// WaveGenerator
module WaveGenerator #(N = 32, M = 16)(
  input clk,
  input rst,
  input chirp_reverse,             
  input [7:0] chirp_delay,         
  input [N-1:0] chirp_min_ctrl,    
  input [N-1:0] chirp_max_ctrl,    
  input [N-1:0] chirp_inc_rate,    
  input [N-1:0] chirp_div_rate,    
  output reg [M-1:0] waveform     
);
==> flow/config.mk <==
export PLATFORM = sky130hd
export DESIGN_NAME = WaveGenerator
export DESIGN_NICKNAME = WaveGenerator
export VERILOG_FILES = /design/flow/design.v
export SDC_FILE = /design/flow/constraint.sdc
export NUM_CORES = 4
export LEC_CHECK = 0
export ABC_AREA = 1
export CAP_MARGIN = 20
export CELL_PAD_IN_SITES_DETAIL_PLACEMENT = 1
export CORE_MARGIN = 2
export CORE_UTILIZATION = 28
export CTS_CLUSTER_DIAMETER = 283
export GPL_TIMING_DRIVEN = 0
export HOLD_SLACK_MARGIN = -0.07
export MIN_ROUTING_LAYER = met2
export SETUP_SLACK_MARGIN = 0.37
export SLEW_MARGIN = 35
export TNS_END_PERCENT = 35
==> flow/constraint.sdc <==
create_clock -name core_clock -period 8.44 [get_ports {clk}]
set_input_delay 1.6880 -clock core_clock [delete_from_list [all_inputs] [get_ports {clk}]]
set_output_delay 1.6880 -clock core_clock [all_outputs]
set_load 0.01 [all_outputs]
run.sh (not shown) runs the stock make flow with config.mk's settings and CLKGATE_MAP_FILE=.
Rerun with:
Settings changed: ABC_AREA 1 to default, CELL_PAD_IN_SITES_DETAIL_PLACEMENT 1 to default, CORE_UTILIZATION 28 to 71, CTS_CLUSTER_DIAMETER 283 to default, CTS_CLUSTER_SIZE from default to 62, GPL_TIMING_DRIVEN 0 to default, HOLD_SLACK_MARGIN -0.07 to -0.1, MIN_ROUTING_LAYER met2 to default, PLACE_DENSITY from default to 0.79, SETUP_SLACK_MARGIN 0.37 to default, SLEW_MARGIN 35 to 20, TNS_END_PERCENT 35 to default.
Clock period 8.44 ns to 4.43 ns, I/O delays scaled along.
The changed run ended with an error in global routing (5_1_grt).
Area after synthesis is lower by 3.6%.
Synthesized cell count is lower by about 24%.
Die area is lower by about 60%.
Rerun with:
Settings changed: CORE_UTILIZATION 71 to 66, CTS_CLUSTER_SIZE 62 to 39, HOLD_SLACK_MARGIN -0.1 to -0.09, PLACE_DENSITY 0.79 to default.
Clock period 4.43 ns to 4.26 ns, I/O delays scaled along.
=> The changed run ran to the end with violations: negative setup slack. Synthesized cell count is unchanged. Synthesized area stays the same. Die area went up by 7.4%.
Rerun with:
Settings changed: CORE_UTILIZATION 66 to 49, CTS_CLUSTER_SIZE 39 to default, HOLD_SLACK_MARGIN -0.09 to default.
Clock period 4.26 ns to 5.34 ns, I/O delays scaled along.
- Now the flow completed without violations
- total power decreases by 28%
- sequential power goes down by 20%
- clock skew drops by 7.2 ps
- final area falls by 7.5%
- via count goes down by 16%


== xenon ==
Starting RTL as in the previous note.
==> flow/config.mk <==
export PLATFORM = sky130hd
export DESIGN_NAME = WaveGenerator
export DESIGN_NICKNAME = WaveGenerator
export VERILOG_FILES = /design/flow/design.v
export SDC_FILE = /design/flow/constraint.sdc
export NUM_CORES = 4
export LEC_CHECK = 0
export ABC_AREA = 1
export CAP_MARGIN = 20
export CORE_ASPECT_RATIO = 0.5
export CORE_MARGIN = 2
export CORE_UTILIZATION = 72
export CTS_CLUSTER_DIAMETER = 400
export CTS_CLUSTER_SIZE = 94
export PLACE_DENSITY = 0.38
export SETUP_SLACK_MARGIN = 1.06
export SLEW_MARGIN = 20
export TNS_END_PERCENT = 15
==> flow/constraint.sdc <==
create_clock -name core_clock -period 3.54 [get_ports {clk}]
set_input_delay 0.7080 -clock core_clock [delete_from_list [all_inputs] [get_ports {clk}]]
set_output_delay 0.7080 -clock core_clock [all_outputs]
set_load 0.01 [all_outputs]
xenon terminated abnormally: clock tree synthesis (4_1_cts) reported DPL-0033.
Changes in sierra relative to xenon:
# xenon
export LEC_CHECK = 0
export ABC_AREA = 1
export CAP_MARGIN = 20
export CORE_ASPECT_RATIO = 0.5
export CORE_MARGIN = 2
export CORE_UTILIZATION = 72
export CTS_CLUSTER_DIAMETER = 400
export CTS_CLUSTER_SIZE = 94
export PLACE_DENSITY = 0.38
export SETUP_SLACK_MARGIN = 1.06
export SLEW_MARGIN = 20
export TNS_END_PERCENT = 15
create_clock -name core_clock -period 3.54 [get_ports {clk}]
# sierra
export LEC_CHECK = 0
export CAP_MARGIN = 20
export CORE_MARGIN = 2
export CORE_UTILIZATION = 64
export CTS_CLUSTER_SIZE = 62
export SLEW_MARGIN = 20
create_clock -name core_clock -period 4.43 [get_ports {clk}]
## What came out
- Nothing crashed in sierra and all stages finished; the problem is that the final layout failed, the offending checks being negative setup slack.
- xenon: it failed during clock tree synthesis (4_1_cts), and the tool reported DPL-0033.
- Taking xenon as the reference, in sierra per-instance average area after synthesis increased 28%, proportion of synthesized area in mux cells up 5.4 points, Yosys chip area saw a decrease.
- Comparing number of cells produced by synthesis for sierra and xenon, the smaller number came from sierra.
- In the flow results for sierra and xenon, the fraction of the mapped netlist area in simple logic gates is larger on xenon.
- Worst slack at placement | sierra above xenon
Changes in maple relative to sierra:
# sierra
export LEC_CHECK = 0
export CAP_MARGIN = 20
export CORE_MARGIN = 2
export CORE_UTILIZATION = 64
export CTS_CLUSTER_SIZE = 62
export SLEW_MARGIN = 20
create_clock -name core_clock -period 4.43 [get_ports {clk}]
# maple
export LEC_CHECK = 0
export CAP_MARGIN = 20
export CORE_MARGIN = 2
export CORE_UTILIZATION = 52
export CTS_CLUSTER_DIAMETER = 371
export CTS_CLUSTER_SIZE = 98
export PLACE_DENSITY = 0.42
export SLEW_MARGIN = 20
create_clock -name core_clock -period 6.0 [get_ports {clk}]
Findings:
maple: done, clean on timing, DRC and antenna. A destination of the critical timing path of Chirp0.nco_ctrl[21]$_SDFFE_PP0P_ is what sierra shows, while Chirp0.nco_ctrl[27]$_SDFFE_PP0P_ belongs to maple. Met3 capacity usage during global routing (maple over sierra): decrease, 1.3 points. sierra → maple: fraction of standard cell area that is sequential higher, via count dropped 1294, post-detailed-route wirelength per cell lower. Compared to sierra, maple shows a wider setup margin.
Edits applied to the flow inputs when going from maple to amber:
# maple
export LEC_CHECK = 0
export CAP_MARGIN = 20
export CORE_MARGIN = 2
export CORE_UTILIZATION = 52
export CTS_CLUSTER_DIAMETER = 371
export CTS_CLUSTER_SIZE = 98
export PLACE_DENSITY = 0.42
export SLEW_MARGIN = 20
create_clock -name core_clock -period 6.0 [get_ports {clk}]
# amber
export LEC_CHECK = 0
export ABC_AREA = 0
export CAP_MARGIN = 20
export CELL_PAD_IN_SITES_DETAIL_PLACEMENT = 1
export CORE_MARGIN = 2
export CORE_UTILIZATION = 40
export CTS_CLUSTER_DIAMETER = 101
export MIN_ROUTING_LAYER = met2
export SETUP_SLACK_MARGIN = 1.45
export SLEW_MARGIN = 15
export TNS_END_PERCENT = 95
create_clock -name core_clock -period 6.0 [get_ports {clk}]
Notes after the runs:
Status: clock input transition at the sequential cells of the worst setup and hold paths parity (amber, maple)
Final routed wirelength across all metal layers on amber is up relative to maple.
amber vs maple, instance count: amber higher
amber ended up with a higher power consumed by combinational cells than maple did.
Delta (amber minus maple): total power of the final layout increased by 0.47 mW relative to the old numbers; required time at the worst-slack endpoint increased by 0.05 ns relative to the old numbers.


WaveGenerator again, from the RTL that the note above started with.
clock: 3.54 ns
lec_check: 0
abc_area: 1
cap_margin: 20
core_margin: 2
core_utilization: 72
cts_cluster_diameter: 400
cts_cluster_size: 94
place_density: 0.38
slew_margin: 20
tns_end_percent: 15
The starting point aborted during 5_1_grt.
==> next run, changes <==
--- a/flow/config.mk
+++ b/flow/config.mk
@@ -9,0 +10 @@
+export CORE_ASPECT_RATIO = 0.5
@@ -14,0 +16 @@
+export SETUP_SLACK_MARGIN = 1.04
What happened:
- This time the run died in 4_1_cts with DPL-0033
- die area goes up slightly
- synthesized cell count is unchanged
- synthesized area stays the same
==> next run, changes <==
==> flow/config.mk (replaced) <==
export PLATFORM = sky130hd
export DESIGN_NAME = WaveGenerator
export DESIGN_NICKNAME = WaveGenerator
export VERILOG_FILES = /design/flow/design.v
export SDC_FILE = /design/flow/constraint.sdc
export NUM_CORES = 4
export LEC_CHECK = 0
export ABC_AREA = 1
export CAP_MARGIN = 20
export CORE_MARGIN = 2
export CORE_UTILIZATION = 40
export CTS_CLUSTER_DIAMETER = 101
export SLEW_MARGIN = 25
==> flow/constraint.sdc (replaced) <==
create_clock -name core_clock -period 6.0 [get_ports {clk}]
set_input_delay 1.2000 -clock core_clock [delete_from_list [all_inputs] [get_ports {clk}]]
set_output_delay 1.2000 -clock core_clock [all_outputs]
set_load 0.01 [all_outputs]
With this change the flow finished clean; synthesized area is unchanged; die area is higher by about 80%; synthesized cell count stays the same.


== v35 ==
WaveGenerator again, from the RTL that the note above started with.
clock: 3.54 ns
lec_check: 0
abc_area: 1
cap_margin: 20
core_aspect_ratio: 0.5
core_margin: 2
core_utilization: 72
cts_cluster_diameter: 400
cts_cluster_size: 94
hold_slack_margin: 0.3
place_density: 0.38
setup_slack_margin: 1.04
slew_margin: 20
tns_end_percent: 15
v35 did not run to completion, as it errored out during clock tree synthesis (4_1_cts).
Relative to v35, the following input files were edited for v14:
Settings: removing HOLD_SLACK_MARGIN (formerly 0.3); changing CTS_CLUSTER_DIAMETER from 400 to 371; changing CORE_UTILIZATION from 72 to 52; removing SETUP_SLACK_MARGIN (formerly 1.04); removing ABC_AREA (formerly 1); removing TNS_END_PERCENT (formerly 15); changing CTS_CLUSTER_SIZE from 94 to 98; changing PLACE_DENSITY from 0.38 to 0.42; changing the clock period (ns, I/O delays scaled along) from 3.54 to 6.0.
Notes after the runs:
- v14 closes out successfully: all stages finished, all timing, DRC and antenna checks passed.
- In v14, the die size came out 6700 µm² above the value in v35.
- As of v14, yosys stat chip area had fallen by a few percent compared to v35.
- Synthesized-area fraction occupied by and/or/nand/nor cells delta for v14 relative to v35: 14 points lower
- [compare] base=v35 new=v14: number of cells produced by synthesis dropped 24%, final weighted congestion in routability-driven placement dropped about 15%, x dimension of the die climbed 31 µm, post-synthesis share of cell area spent on and-or and or-and gates climbed 8.4 points, post-detailed-placement cell area dropped 9.1%.
No activity file was given, so power comes from the tool's default toggle rates.
